// uSFFT
module uSFFT #(
    parameter BITWIDTH = 8,
    parameter BINPUT = 2
) (
    input wire iClk,
    input wire iRstN,
    input wire loadW,
    input wire iClr,
    input wire iAReal0,
    input wire iAImg0,
    input wire iAReal1,
    input wire iAImg1,
    input wire iBReal0,
    input wire iBImg0,
    input wire iBReal1,
    input wire iBImg1,
    input wire [BITWIDTH-1:0] iwReal,
    input wire [BITWIDTH-1:0] iwImg,
    output wire oCReal0,
    output wire oCImg0,
    output wire oCReal1,
    output wire oCImg1,
    output wire oDReal0,
    output wire oDImg0,
    output wire oDReal1,
    output wire oDImg1
);
    wire mid1_Real0;
    wire mid1_Img0;
    wire mid1_Real1;
    wire mid1_Img1;
    wire mid2_Real0;
    wire mid2_Img0;
    wire mid2_Real1;
    wire mid2_Img1;
    uButterfly #(
        .BITWIDTH(BITWIDTH),
        .BINPUT(BINPUT)
    ) u_uButterfly_in1 (
        .iClk(iClk),
        .iRstN(iRstN),
        .loadW(loadW),
        .iClr(iClr),
        .iReal0(iAReal0),
        .iImg0(iAImg0),
  ...
For scale: about 3,200 cells after synthesis, ~600 flip-flops, ~36 I/O pins.
clock: 2.28 ns
lec_check: 0
cap_margin: 20
core_margin: 2
core_utilization: 72
setup_slack_margin: -0.16
slew_margin: 20
run.sh (not shown) runs the stock make flow with config.mk's settings and CLKGATE_MAP_FILE=.
The starting point produced a layout that fails on setup timing.
Edit:
- CORE_UTILIZATION: 72 -> 40
- SETUP_SLACK_MARGIN: -0.16 -> -0.28
- clock period: 2.28 -> 3.03 ns (I/O delays scaled with it)
- The changed run went through all stages and came out clean
- register-to-register slack is better by 0.55 ns
- cell count went up by a little under a tenth
- first-iteration DRC count went down by a quarter to a third
- synthesized area does not change
- global-route usage went down by 16 points
- cell area went down by a few percent
- hold slack is better by 0.20 ns
Edit:
- CORE_UTILIZATION: 40 -> 57
- SETUP_SLACK_MARGIN: -0.28 -> unset
Effect: Cell area came out lower by 0.80%. Utilization grows by 19 points. Wire length climbs by 2.8%. Clock skew stays flat. Count of clock-buffer cells in the layout goes up by 3. Sequential power hardly moves.


Starting RTL as in the previous note.
// uSFFT
module uSFFT #(
    parameter BITWIDTH = 8,
    parameter BINPUT = 2
) (
    input wire iClk,
    input wire iRstN,
    input wire loadW,
    input wire iClr,
    input wire iAReal0,
    input wire iAImg0,
    input wire iAReal1,
    input wire iAImg1,
    input wire iBReal0,
    input wire iBImg0,
    input wire iBReal1,
    input wire iBImg1,
    input wire [BITWIDTH-1:0] iwReal,
    input wire [BITWIDTH-1:0] iwImg,
    output wire oCReal0,
    output wire oCImg0,
    output wire oCReal1,
    output wire oCImg1,
    output wire oDReal0,
    output wire oDImg0,
    output wire oDReal1,
    output wire oDImg1
);
    wire mid1_Real0;
    wire mid1_Img0;
    wire mid1_Real1;
    wire mid1_Img1;
    wire mid2_Real0;
    wire mid2_Img0;
    wire mid2_Real1;
    wire mid2_Img1;
    uButterfly #(
        .BITWIDTH(BITWIDTH),
        .BINPUT(BINPUT)
    ) u_uButterfly_in1 (
        .iClk(iClk),
        .iRstN(iRstN),
        .loadW(loadW),
        .iClr(iClr),
        .iReal0(iAReal0),
        .iImg0(iAImg0),
        .iReal1(iAReal1),
        .iImg1(iAImg1),
        .iwReal(iwReal),
        .iwImg(iwImg),
        .oReal0(mid1_Real0),
        .oImg0(mid1_Img0),
        .oReal1(mid1_Real1),
        .oImg1(mid1_Img1)
    );
    uButterfly #(
        .BITWIDTH(BITWIDTH),
        .BINPUT(BINPUT)
    ) u_uButterfly_in2 (
        .iClk(iClk),
        .iRstN(iRstN),
        .loadW(loadW),
        .iClr(iClr),
        .iReal0(iBReal0),
        .iImg0(iBImg0),
        .iReal1(iBReal1),
        .iImg1(iBImg1),
        .iwReal(iwReal),
        .iwImg(iwImg),
        .oReal0(mid2_Real0),
        .oImg0(mid2_Img0),
        .oReal1(mid2_Real1),
        .oImg1(mid2_Img1)
    );
    uButterfly #(
        .BITWIDTH(BITWIDTH),
        .BINPUT(BINPUT)
    ) u_uButterfly_out13 (
        .iClk(iClk),
        .iRstN(iRstN),
        .loadW(loadW),
        .iClr(iClr),
        .iReal0(mid1_Real0),
        .iImg0(mid1_Img0),
        .iReal1(mid2_Real0),
        .iImg1(mid2_Img0),
        .iwReal(iwReal),
        .iwImg(iwImg),
        .oReal0(oCReal0),
        .oImg0(oCImg0),
  ...
clock: 4.0 ns
lec_check: 0
cap_margin: 35
cell_pad_in_sites_global_placement: 1
core_margin: 2
core_utilization: 40
setup_slack_margin: 0.02
slew_margin: 20
The baseline produced a clean layout.
Edit:
- GPL_ROUTABILITY_DRIVEN: not set -> 0
- GPL_TIMING_DRIVEN: not set -> 1
- MIN_ROUTING_LAYER: not set -> met2
- SLEW_MARGIN: 20 -> 5
- TNS_END_PERCENT: not set -> 35
- clock period: 4.0 -> 4.58 ns (I/O delays scaled with it)
Count of clock-buffer cells in the layout drops by 4; non-clock buffer count climbs by 2; wire length climbs by 2.4%; area after synthesis stays the same.
Edit:
- CAP_MARGIN: 35 -> 20
- CELL_PAD_IN_SITES_GLOBAL_PLACEMENT: 1 -> not set
- CORE_UTILIZATION: 40 -> 16
- GPL_ROUTABILITY_DRIVEN: 0 -> not set
- GPL_TIMING_DRIVEN: 1 -> not set
- MIN_ROUTING_LAYER: met2 -> not set
- SETUP_SLACK_MARGIN: 0.02 -> not set
- SLEW_MARGIN: 5 -> 20
- TNS_END_PERCENT: 35 -> not set
- clock period: 4.58 -> 5.32 ns (I/O delays scaled with it)
Effect:
- synthesized area stays the same
- total power decreases by 16%
- synthesized cell count does not change
- fmax is lower by about 4.7%
- non-clock buffer count goes down by 23
- via count went down by 29%
Edit:
- CORE_UTILIZATION: 16 -> 72
- clock period: 5.32 -> 3.24 ns (I/O delays scaled with it)
The changed run finished but fails on negative hold slack. Worst setup slack got worse by 1.9 ns. Routed wire length shrinks by 0.41%. Global-route usage grows by 25 points. Final cell count shrinks by 34%.
Edit:
- CTS_CLUSTER_SIZE: not set -> 80
- PLACE_DENSITY: not set -> 0.35
- SETUP_SLACK_MARGIN: not set -> -0.16
- clock period: 3.24 -> 2.28 ns (I/O delays scaled with it)
Outcome: Now the flow produced a layout that fails on negative setup slack. Fmax rose by 18%. Worst setup slack is worse by 0.49 ns. First-iteration DRC count grows by about 5.4%. Clock-buffer cell count falls by 13. Total power is higher by about 50%. Design area rises by 6.4%.
Edit:
- CORE_UTILIZATION: 72 -> 40
- CTS_CLUSTER_SIZE: 80 -> not set
- PLACE_DENSITY: 0.35 -> not set
- SETUP_SLACK_MARGIN: -0.16 -> not set
- clock period: 2.28 -> 4.0 ns (I/O delays scaled with it)
Effect:
- With this change the flow completed without violations
- sequential share of layout area grows by 1.6 points
- utilization shrinks by 40 points
- clock-buffer cell count grows by 11


Starting RTL as in the previous note.
## uSFFT
module uSFFT #(
    parameter BITWIDTH = 8,
    parameter BINPUT = 2
) (
    input wire iClk,
    input wire iRstN,
    input wire loadW,
    input wire iClr,
    input wire iAReal0,
    input wire iAImg0,
    input wire iAReal1,
    input wire iAImg1,
    input wire iBReal0,
    input wire iBImg0,
    input wire iBReal1,
    input wire iBImg1,
    input wire [BITWIDTH-1:0] iwReal,
    input wire [BITWIDTH-1:0] iwImg,
    output wire oCReal0,
    output wire oCImg0,
    output wire oCReal1,
    output wire oCImg1,
    output wire oDReal0,
    output wire oDImg0,
    output wire oDReal1,
    output wire oDImg1
);
    wire mid1_Real0;
    wire mid1_Img0;
    wire mid1_Real1;
    wire mid1_Img1;
    wire mid2_Real0;
    wire mid2_Img0;
    wire mid2_Real1;
    wire mid2_Img1;
    uButterfly #(
        .BITWIDTH(BITWIDTH),
        .BINPUT(BINPUT)
    ) u_uButterfly_in1 (
        .iClk(iClk),
        .iRstN(iRstN),
        .loadW(loadW),
        .iClr(iClr),
        .iReal0(iAReal0),
        .iImg0(iAImg0),
        .iReal1(iAReal1),
  ...
Settings: LEC_CHECK=0, ABC_AREA=1, CAP_MARGIN=20, CORE_MARGIN=2, CORE_UTILIZATION=70, CTS_CLUSTER_DIAMETER=392, CTS_CLUSTER_SIZE=16, SETUP_SLACK_MARGIN=0.45, SLEW_MARGIN=20; clock period 1.7 ns.
The baseline reached the layout checks and failed them: negative setup slack.
Rerun with:
CTS_CLUSTER_DIAMETER = not set   (was 392)
SETUP_SLACK_MARGIN = -0.15   (was 0.45)
clock period = 1.68 ns   (was 1.7 ns; I/O delays follow)
Outcome:
- The new run completed and failed the layout checks on negative setup slack
- count of clock-buffer cells in the layout goes up by 44
- register-to-register slack gets better by 0.76 ns
- power goes down by about 4%
- die area does not change
- global-route usage goes down by 4.0 points
- wire length goes down by about 40%
- flip-flop count is unchanged
- setup slack gets better by 0.76 ns
- core utilization goes down by 8.4 points
- first-iteration DRC count goes down by about 64%
- final area goes down by about 9%
Rerun with:
CAP_MARGIN = 5   (was 20)
CELL_PAD_IN_SITES_DETAIL_PLACEMENT = 0   (was not set)
CORE_ASPECT_RATIO = 0.94   (was not set)
CORE_UTILIZATION = 72   (was 70)
CTS_CLUSTER_DIAMETER = 77   (was not set)
CTS_CLUSTER_SIZE = 72   (was 16)
GPL_ROUTABILITY_DRIVEN = 0   (was not set)
HOLD_SLACK_MARGIN = 0.29   (was not set)
PLACE_DENSITY_LB_ADDON = 0.04   (was not set)
SETUP_SLACK_MARGIN = -0.17   (was -0.15)
TNS_END_PERCENT = 90   (was not set)
- The new run reached the layout checks and failed them: negative setup slack
- clock skew rises by 0.022 ns
- critical path depth falls by 1
- worst setup slack gets worse by 0.13 ns
- wire length falls by about 3%
- final area falls by 3.5%
Rerun with:
CAP_MARGIN = 35   (was 5)
CORE_ASPECT_RATIO = not set   (was 0.94)
CTS_CLUSTER_DIAMETER = not set   (was 77)
CTS_CLUSTER_SIZE = 44   (was 72)
HOLD_SLACK_MARGIN = not set   (was 0.29)
PLACE_DENSITY_LB_ADDON = 0.27   (was 0.04)
SETUP_SLACK_MARGIN = not set   (was -0.17)
clock period = 1.81 ns   (was 1.68 ns; I/O delays follow)
The new run finished but fails on negative setup slack.
Cell area is about the same.
Final cell count went down by 2.4%.
First-iteration DRC count went up by 6.9%.
Worst setup slack is better by 0.17 ns.
Die area barely changes.
Rerun with:
CAP_MARGIN = 20   (was 35)
CELL_PAD_IN_SITES_DETAIL_PLACEMENT = not set   (was 0)
CTS_CLUSTER_SIZE = 98   (was 44)
GPL_ROUTABILITY_DRIVEN = not set   (was 0)
PLACE_DENSITY_LB_ADDON = not set   (was 0.27)
SETUP_SLACK_MARGIN = -0.16   (was not set)
TNS_END_PERCENT = not set   (was 90)
clock period = 1.68 ns   (was 1.81 ns; I/O delays follow)
The new run finished with negative setup slack left. Power went up by roughly a tenth. Clock-buffer cell count went up by 17. Worst setup slack got worse by 0.062 ns. Fmax went up by a few percent. Cell area went up by a few percent. Worst hold slack got worse by 0.014 ns. Global-route usage went up by 1.6 points. Synthesized area stays the same. Cell count went up by a few percent. First-iteration DRC count went down by a few percent.
Rerun with:
ABC_AREA = not set   (was 1)
CORE_UTILIZATION = 66   (was 72)
CTS_CLUSTER_SIZE = not set   (was 98)
SETUP_SLACK_MARGIN = not set   (was -0.16)
clock period = 2.08 ns   (was 1.68 ns; I/O delays follow)
The new run completed and failed the layout checks on negative setup slack.
Fmax drops by 16%.
Sequential power drops by 19%.
Via count drops by 19%.
Clock-buffer cell count drops by 16.
Global-route usage drops by 6.2 points.
Routed wire length drops by 16%.
Power drops by 21%.


uSFFT again, from the RTL that the note above started with.
==> flow/design.v (excerpt) <==
module uSFFT #(
    parameter BITWIDTH = 8,
    parameter BINPUT = 2
) (
    input wire iClk,
    input wire iRstN,
    input wire loadW,
    input wire iClr,
    input wire iAReal0,
    input wire iAImg0,
    input wire iAReal1,
    input wire iAImg1,
    input wire iBReal0,
    input wire iBImg0,
    input wire iBReal1,
    input wire iBImg1,
    input wire [BITWIDTH-1:0] iwReal,
    input wire [BITWIDTH-1:0] iwImg,
    output wire oCReal0,
    output wire oCImg0,
    output wire oCReal1,
    output wire oCImg1,
    output wire oDReal0,
    output wire oDImg0,
    output wire oDReal1,
    output wire oDImg1
);
    wire mid1_Real0;
    wire mid1_Img0;
    wire mid1_Real1;
    wire mid1_Img1;
    wire mid2_Real0;
    wire mid2_Img0;
    wire mid2_Real1;
    wire mid2_Img1;
    uButterfly #(
        .BITWIDTH(BITWIDTH),
        .BINPUT(BINPUT)
    ) u_uButterfly_in1 (
        .iClk(iClk),
        .iRstN(iRstN),
        .loadW(loadW),
        .iClr(iClr),
        .iReal0(iAReal0),
        .iImg0(iAImg0),
        .iReal1(iAReal1),
        .iImg1(iAImg1),
        .iwReal(iwReal),
        .iwImg(iwImg),
  ...
Settings: LEC_CHECK=0, ABC_AREA=1, CAP_MARGIN=20, CORE_MARGIN=2, CORE_UTILIZATION=70, CTS_CLUSTER_DIAMETER=364, CTS_CLUSTER_SIZE=16, SETUP_SLACK_MARGIN=-0.16, SLEW_MARGIN=20; clock period 1.68 ns.
The first run finished but failed the layout checks on negative setup slack.
Next try:
Settings changed: CAP_MARGIN 20 to 5, CELL_PAD_IN_SITES_DETAIL_PLACEMENT set to 0, CORE_UTILIZATION 70 to 72, CTS_CLUSTER_DIAMETER 364 to not set, CTS_CLUSTER_SIZE 16 to 44, GPL_ROUTABILITY_DRIVEN set to 0, HOLD_SLACK_MARGIN set to 0.29, TNS_END_PERCENT set to 90.
Effect:
- The changed run finished but fails on negative setup slack
- combinational power rises by about 10%
- final cell count rises by 1.2%
- final area rises by 4.3%
Next try:
Settings changed: ABC_AREA 1 to not set, CAP_MARGIN 5 to 35, CTS_CLUSTER_SIZE 44 to 41, GPL_ROUTABILITY_DRIVEN 0 to 1, HOLD_SLACK_MARGIN 0.29 to not set, PLACE_DENSITY set to 0.36, SETUP_SLACK_MARGIN -0.16 to not set.
Clock period 1.68 ns to 1.72 ns, I/O delays scaled along.
This time the run never finished: it broke off in global routing on ODB-0269.
Synthesized cell count decreases by 21%.
Area after synthesis decreases by 4.3%.
Die area decreases by 4.2%.
Next try:
Settings changed: CAP_MARGIN 35 to 20, CELL_PAD_IN_SITES_DETAIL_PLACEMENT 0 to not set, CTS_CLUSTER_SIZE 41 to not set, GPL_ROUTABILITY_DRIVEN 1 to not set, PLACE_DENSITY 0.36 to 0.35, SETUP_SLACK_MARGIN set to 0.68, TNS_END_PERCENT 90 to not set.
Clock period 1.72 ns to 2.28 ns, I/O delays scaled along.
Outcome: With this change the flow finished but fails on negative setup slack; area after synthesis does not change; die size does not change; synthesized cell count stays the same.
Next try:
Settings changed: ABC_AREA set to 1, CTS_CLUSTER_SIZE set to 98, PLACE_DENSITY 0.35 to not set, SETUP_SLACK_MARGIN 0.68 to -0.16, TNS_END_PERCENT set to 5.
Clock period 2.28 ns to 1.68 ns, I/O delays scaled along.
Outcome:
- The changed run ran to the end with violations: negative setup slack
- setup slack gets better by 75 ps
- register-to-register slack gets better by 80 ps
- synthesized cell count is higher by 27%
- clock skew barely changes
- routed wire length is lower by about 14%
- cell area is lower by 0.35%
- synthesized area is higher by 4.5%
- non-clock buffer count is higher by 145
- global-route usage is lower by 0.11 points
- hold slack gets worse by 50 ps


uSFFT again, from the RTL that the note above started with.
clock: 5.08 ns
lec_check: 0
cap_margin: 30
core_aspect_ratio: 1.61
core_margin: 8
core_utilization: 24
cts_cluster_size: 93
gpl_timing_driven: 1
max_routing_layer: met4
min_routing_layer: met2
place_density_lb_addon: 0.13
slew_margin: 35
tns_end_percent: 5
Rerun with:
==> flow/config.mk (replaced) <==
export PLATFORM = sky130hd
export DESIGN_NAME = uSFFT
export DESIGN_NICKNAME = uSFFT
export VERILOG_FILES = /design/flow/design.v
export SDC_FILE = /design/flow/constraint.sdc
export NUM_CORES = 4
export LEC_CHECK = 0
export CAP_MARGIN = 30
export CORE_MARGIN = 2
export CORE_UTILIZATION = 53
export CTS_CLUSTER_SIZE = 93
export GPL_TIMING_DRIVEN = 0
export MIN_ROUTING_LAYER = met2
export PLACE_DENSITY = 0.55
export SLEW_MARGIN = 35
export TNS_END_PERCENT = 60
==> flow/constraint.sdc (replaced) <==
create_clock -name core_clock -period 4.0 [get_ports {iClk}]
set_input_delay 0.8000 -clock core_clock [delete_from_list [all_inputs] [get_ports {iClk}]]
set_output_delay 0.8000 -clock core_clock [all_outputs]
set_load 0.01 [all_outputs]
The new run finished clean.
Final cell count came out lower by 18%.
Setup slack is worse by 1200 ps.
Die area came out lower by 57%.
Rerun with:
==> flow/config.mk (replaced) <==
export PLATFORM = sky130hd
export DESIGN_NAME = uSFFT
export DESIGN_NICKNAME = uSFFT
export VERILOG_FILES = /design/flow/design.v
export SDC_FILE = /design/flow/constraint.sdc
export NUM_CORES = 4
export LEC_CHECK = 0
export CAP_MARGIN = 20
export CORE_MARGIN = 2
export CORE_UTILIZATION = 63
export CTS_CLUSTER_SIZE = 97
export SLEW_MARGIN = 20
==> flow/constraint.sdc (replaced) <==
create_clock -name core_clock -period 2.45 [get_ports {iClk}]
set_input_delay 0.4900 -clock core_clock [delete_from_list [all_inputs] [get_ports {iClk}]]
set_output_delay 0.4900 -clock core_clock [all_outputs]
set_load 0.01 [all_outputs]
Outcome:
- This time the run finished with setup timing left
- via count drops by about 27%
- sequential share of layout area is lower by 1.4 points
- count of clock-buffer cells in the layout drops by 14
- area after synthesis stays the same
Rerun with:
--- a/flow/config.mk
+++ b/flow/config.mk
@@ -9,4 +9,4 @@
 export CORE_MARGIN = 2
-export CORE_UTILIZATION = 63
-export CTS_CLUSTER_SIZE = 97
+export CORE_UTILIZATION = 55
+export CTS_CLUSTER_SIZE = 100
 export SLEW_MARGIN = 20
==> flow/constraint.sdc (replaced) <==
create_clock -name core_clock -period 3.36 [get_ports {iClk}]
set_input_delay 0.6720 -clock core_clock [delete_from_list [all_inputs] [get_ports {iClk}]]
set_output_delay 0.6720 -clock core_clock [all_outputs]
set_load 0.01 [all_outputs]
Now the flow completed with no timing, DRC or antenna violations. Hold slack is worse by 230 ps. Total power decreases by 29%. Setup slack is better by 450 ps.
Rerun with:
--- a/flow/config.mk
+++ b/flow/config.mk
@@ -9,4 +9,4 @@
 export CORE_MARGIN = 2
-export CORE_UTILIZATION = 55
-export CTS_CLUSTER_SIZE = 100
+export CORE_UTILIZATION = 61
+export SETUP_SLACK_MARGIN = 0.8
 export SLEW_MARGIN = 20
==> flow/constraint.sdc (replaced) <==
create_clock -name core_clock -period 2.95 [get_ports {iClk}]
set_input_delay 0.5900 -clock core_clock [delete_from_list [all_inputs] [get_ports {iClk}]]
set_output_delay 0.5900 -clock core_clock [all_outputs]
set_load 0.01 [all_outputs]
First-iteration DRC count grows by 49%.
Wire length grows by 1.8%.
Sequential power grows by about 10%.
Design area grows by 2.0%.
Synthesized cell count does not change.
Final cell count shrinks by 1.3%.
Via count grows by 1.4%.
Fmax grows by 19%.
Utilization grows by 8.7 points.
Rerun with:
--- a/flow/config.mk
+++ b/flow/config.mk
@@ -9,4 +9,3 @@
 export CORE_MARGIN = 2
-export CORE_UTILIZATION = 61
-export SETUP_SLACK_MARGIN = 0.8
+export CORE_UTILIZATION = 40
 export SLEW_MARGIN = 20
==> flow/constraint.sdc (replaced) <==
create_clock -name core_clock -period 3.03 [get_ports {iClk}]
set_input_delay 0.6060 -clock core_clock [delete_from_list [all_inputs] [get_ports {iClk}]]
set_output_delay 0.6060 -clock core_clock [all_outputs]
set_load 0.01 [all_outputs]
The new run finished clean; maximum frequency went down by 6.7%; cell count climbs by 8.4%; register-to-register slack got worse by 100 ps; clock power came out lower by about 2%; routed wire length is lower by 4.2%; sequential share of layout area climbs by 0.34 points.
Power is estimated from default activity; no workload was simulated.
